Design processor, start of the top module:
module processor(clk,reset,instr,PC,opcode,rd_index,rs_index,rt_index,shamt,constant,address,rd_value,rs_value,rt_value,low_out,high_out,SR);
input clk,reset;
input [15:0] instr;							 
reg [7:0] pc;
output [7:0] PC;
output [3:0] opcode;
output [2:0] rd_index, rs_index, rt_index, shamt;
output [5:0] constant;
output [8:0] address;
output [15:0] rd_value,rs_value,rt_value,low_out,high_out,SR;
always @ (posedge clk,posedge reset)
begin
	if(reset==1)
		begin
		pc<=0;
		end
	else if (pc>14)								 
		begin
		pc <= 0;
		end
	else if(opcode>=12 && opcode<=14) 		 
		begin
		pc <= pc + address; 
		end
	else 
		begin
		pc <= pc + 1; 								 
		end
end
assign PC = pc;
wire [3:0] opcode;
wire [2:0] rd_index,rs_index,rt_index,shamt;
wire [5:0] constant;
wire [8:0] address;
control_unit cal1(instr,opcode,rd_index,rs_index,rt_index,shamt,constant,address);
data_path cal2(clk,reset,opcode,rd_index,rs_index,rt_index,shamt,constant,rd_value,rs_value,rt_value,low_out,high_out,SR);
endmodule 
Size: about 3000 cells after synthesis, roughly 150 I/O pins, ~28000 um2 of cells after synthesis.
Settings: LEC_CHECK=0, ABC_AREA=0, CAP_MARGIN=0, CELL_PAD_IN_SITES_DETAIL_PLACEMENT=1, CELL_PAD_IN_SITES_GLOBAL_PLACEMENT=0, CORE_MARGIN=8, CORE_UTILIZATION=48, CTS_CLUSTER_DIAMETER=168, CTS_CLUSTER_SIZE=53, GPL_TIMING_DRIVEN=0, MIN_ROUTING_LAYER=met2, PLACE_DENSITY_LB_ADDON=0.3, SETUP_SLACK_MARGIN=0.17, SLEW_MARGIN=20; clock period 7.98 ns.
run.sh (not shown) runs the stock make flow with config.mk's settings and CLKGATE_MAP_FILE=.
The starting point never finished: it broke off in global routing (5_1_grt) (GRT-0116).
Then changed:
- ABC_AREA: 0 -> unset
- CAP_MARGIN: 0 -> 20
- CELL_PAD_IN_SITES_DETAIL_PLACEMENT: 1 -> unset
- CELL_PAD_IN_SITES_GLOBAL_PLACEMENT: 0 -> unset
- CORE_MARGIN: 8 -> 2
- CORE_UTILIZATION: 48 -> 58
- CTS_CLUSTER_DIAMETER: 168 -> unset
- CTS_CLUSTER_SIZE: 53 -> unset
- GPL_TIMING_DRIVEN: 0 -> unset
- MIN_ROUTING_LAYER: met2 -> unset
- PLACE_DENSITY_LB_ADDON: 0.3 -> unset
- SETUP_SLACK_MARGIN: 0.17 -> unset
- clock period: 7.98 -> 4.68 ns (I/O delays scaled with it)
With this change the flow produced a layout that fails on setup timing.
Synthesized area does not change.
Die size is lower by a quarter to a third.
Synthesized cell count does not change.
Then changed:
- CORE_UTILIZATION: 58 -> 46
- clock period: 4.68 -> 8.42 ns (I/O delays scaled with it)
The new run ran to the end with no violations.
Cell area went down by 11%.
Combinational power decreases by 57%.
Routed wire length decreases by 17%.
Flip-flop count stays the same.
Die area rises by 26%.
Global-route usage shrinks by 15 points.
Then changed:
- CORE_UTILIZATION: 46 -> 58
- SETUP_SLACK_MARGIN: unset -> 1.23
- clock period: 8.42 -> 4.79 ns (I/O delays scaled with it)
Effect:
- The changed run produced a layout that fails on setup timing
- final area is higher by 13%
- register-to-register slack degrades by 3.9 ns
- sequential cell count stays the same
Then changed:
- SETUP_SLACK_MARGIN: 1.23 -> 1.2
Result: The changed run completed and failed the layout checks on setup timing; non-clock buffer count does not change; synthesized cell count is unchanged; cell area is unchanged; area after synthesis is unchanged; cell count stays the same; clock-buffer cell count is unchanged; fmax stays the same.


processor again, from the RTL that the note above started with.
clock: 11.7 ns
lec_check: 0
cap_margin: 10
cell_pad_in_sites_detail_placement: 2
cell_pad_in_sites_global_placement: 3
core_margin: 3
core_utilization: 40
gpl_routability_driven: 0
gpl_timing_driven: 0
max_routing_layer: met4
min_routing_layer: met2
place_density_lb_addon: 0.17
setup_slack_margin: 3.2
slew_margin: 10
tns_end_percent: 10
The starting point aborted during global routing.
Edit:
- CAP_MARGIN: 10 -> 20
- CELL_PAD_IN_SITES_DETAIL_PLACEMENT: 2 -> default
- CELL_PAD_IN_SITES_GLOBAL_PLACEMENT: 3 -> default
- CORE_MARGIN: 3 -> 2
- CORE_UTILIZATION: 40 -> 57
- CTS_CLUSTER_DIAMETER: default -> 44
- CTS_CLUSTER_SIZE: default -> 75
- GPL_ROUTABILITY_DRIVEN: 0 -> default
- GPL_TIMING_DRIVEN: 0 -> default
- MAX_ROUTING_LAYER: met4 -> default
- MIN_ROUTING_LAYER: met2 -> default
- PLACE_DENSITY_LB_ADDON: 0.17 -> default
- SETUP_SLACK_MARGIN: 3.2 -> 1.3
- SLEW_MARGIN: 10 -> 20
- TNS_END_PERCENT: 10 -> 5
- clock period: 11.7 -> 4.68 ns (I/O delays scaled with it)
Outcome: With this change the flow finished but failed the layout checks on negative setup slack; synthesized area is unchanged; synthesized cell count is unchanged; die size came out lower by a quarter to a third.
Edit:
- CORE_UTILIZATION: 57 -> 40
- CTS_CLUSTER_DIAMETER: 44 -> default
- CTS_CLUSTER_SIZE: 75 -> default
- SETUP_SLACK_MARGIN: 1.3 -> default
- TNS_END_PERCENT: 5 -> default
- clock period: 4.68 -> 8.42 ns (I/O delays scaled with it)
Effect: Now the flow completed with no timing, DRC or antenna violations. Total power went down by 53%. Core utilization is lower by 32 points. Design area decreases by 12%. Final cell count went down by 1.6%. Clock power went down by 56%. Critical path depth came out lower by 5. Via count decreases by 13%. Global-route usage decreases by 15 points. Synthesized cell count stays the same.
Edit:
- CORE_UTILIZATION: 40 -> 58
- CTS_CLUSTER_SIZE: default -> 72
- HOLD_SLACK_MARGIN: default -> 0.27
- SETUP_SLACK_MARGIN: default -> 1.34
- TNS_END_PERCENT: default -> 5
- clock period: 8.42 -> 4.68 ns (I/O delays scaled with it)
With this change the flow finished but failed the layout checks on negative setup slack; via count grows by 15%; utilization went up by 31 points; wire length came out higher by 11%; power increases by 100%.
Edit:
- ABC_AREA: default -> 1
- CORE_ASPECT_RATIO: default -> 0.91
- CORE_UTILIZATION: 58 -> 72
- CTS_CLUSTER_DIAMETER: default -> 42
- CTS_CLUSTER_SIZE: 72 -> default
- HOLD_SLACK_MARGIN: 0.27 -> default
- PLACE_DENSITY: default -> 0.95
- SETUP_SLACK_MARGIN: 1.34 -> 0.6
- TNS_END_PERCENT: 5 -> default
- clock period: 4.68 -> 4.05 ns (I/O delays scaled with it)
Outcome: The new run died in clock tree synthesis; die size shrinks by 21%; area after synthesis shrinks by 2.3%; synthesized cell count grows by 25%.
Power figures rest on the tool's default switching activity, not on a simulated workload.
